== run 1 ==
## smm
module smm(input clk, reset,
           input [7:0] readdata,
           output we, 
			  output [15:0] address,
			  output [7:0] writedata);
wire buffR, buffIR, buffAH, mdamux, buffAL, adrmux, srcbmux;
wire [1:0] pcmux, acmux;
wire [2:0] aluop;
wire [15:0] addr;
wire [7:0] wdata, instr;
wire zero;
datapath dp(clk, reset, we, buffIR, buffAH, buffAL, buffR, srcbmux, adrmux, acmux, pcmux, aluop, readdata, addr, wdata, instr, zero);
controller cu(clk, reset, zero, instr, buffIR, buffAH, buffAL, buffR, srcbmux, adrmux, we, pcmux, acmux, aluop);
assign writedata = wdata;
assign address = addr;
endmodule
Size: ~68 flip-flops, ~35 I/O pins.
export LEC_CHECK = 0
export CAP_MARGIN = 25
export CELL_PAD_IN_SITES_DETAIL_PLACEMENT = 0
export CELL_PAD_IN_SITES_GLOBAL_PLACEMENT = 0
export CORE_MARGIN = 2
export CORE_UTILIZATION = 28
export CTS_CLUSTER_DIAMETER = 160
export GPL_TIMING_DRIVEN = 0
export MAX_ROUTING_LAYER = met5
export MIN_ROUTING_LAYER = met2
export PLACE_DENSITY = 0.47
export SETUP_SLACK_MARGIN = 1.35
export SLEW_MARGIN = 15
export TNS_END_PERCENT = 50
create_clock -name core_clock -period 5.0 [get_ports {clk}]
run.sh (not shown) runs the stock make flow with config.mk's settings and CLKGATE_MAP_FILE=.
Inputs modified between run 1 and run 2:
- SETUP_SLACK_MARGIN now -0.06, was 1.35
- CELL_PAD_IN_SITES_DETAIL_PLACEMENT no longer set, was 0
- TNS_END_PERCENT now 10, was 50
- SLEW_MARGIN now 40, was 15
- CTS_CLUSTER_SIZE now 100, previously not set
- CORE_UTILIZATION now 52, was 28
- MAX_ROUTING_LAYER no longer set, was met5
- CTS_CLUSTER_DIAMETER now 232, was 160
- MIN_ROUTING_LAYER no longer set, was met2
- CAP_MARGIN now 20, was 25
- PLACE_DENSITY now 0.84, was 0.47
- CELL_PAD_IN_SITES_GLOBAL_PLACEMENT no longer set, was 0
- GPL_TIMING_DRIVEN no longer set, was 0
Findings:
Of run 2 and run 1, run 1 shows the higher non-clock buffer count, with run 2 below it.
Lower area occupied by multi-input gates among run 2 and run 1: run 2
Run 2 -> run 1: worst slack on hold paths flat
Of run 2 and run 1, the lower wire length belongs to run 2.
Layer with the highest usage after global routing = met3: run 1; layer with the highest usage after global routing = met2: run 2
In run 2 relative to run 1, number of global-route vias before repair had gone down by more than a quarter.
Summary of the comparison: design area is lower in run 2, relative to run 1.
Modified inputs, run 3 compared to run 2
- SLEW_MARGIN now 20, was 40
- SETUP_SLACK_MARGIN now -0.5, was -0.06
- PLACE_DENSITY now 0.82, was 0.84
- Run 3 finished all stages; however, its layout fails the closing checks, the failures being setup timing.
- [compare] base=run 2 new=run 3: number of instances on the worst hold path comparable; overall routing resource usage increased 0.49 points.
- The count of instantiated cells in the yosys netlist on run 3 is in line with that on run 2.
- Delta (run 3 minus run 2): layout overhead on the synthesized area shows a reduction of 1.8 points; power now sits lower; proportion of power drawn by flip-flops and latches went up by 1.0 points.
[inputs] run 4 vs run 3
- CTS_CLUSTER_SIZE removed (was 100)
- PLACE_DENSITY removed (was 0.82)
- SETUP_SLACK_MARGIN removed (was -0.5)
- CTS_CLUSTER_DIAMETER removed (was 232)
- CORE_UTILIZATION changed from 52 to 56
- CELL_PAD_IN_SITES_DETAIL_PLACEMENT newly set to 2
- TNS_END_PERCENT removed (was 10)
- MIN_ROUTING_LAYER newly set to met2
==> results <==
- Among run 3 and run 4, the run that stopped before the end is run 4, and it is the only one.
- Status: run 4 FAILED at 3_5_place_dp (tool error)
- Although run 3 finished all stages, its layout failed final checks on setup timing.
- Diff run 4..run 3 | synthesized chip area reported by yosys | unchanged
- Status: fraction of the mapped netlist area in simple logic gates parity (run 3, run 4)
- From run 3 to run 4, portion of netlist area occupied by mux cells did not move at all.
- In the flow results for run 3 and run 4, the die extent in y is smaller on run 4.
- Diff run 4..run 3 | count of flip-flops with a built-in enable after synthesis | negligible
- Share of the core filled by cells before placement is higher on run 4
- Run 4 improves on run 3 in overall die area.
- Area of the placeable core for run 4 is lower than for run 3.
- In the tables for run 3 and run 4, placer's final routability congestion estimate reads higher with run 4.
No activity file was given, so power comes from the tool's default toggle rates.
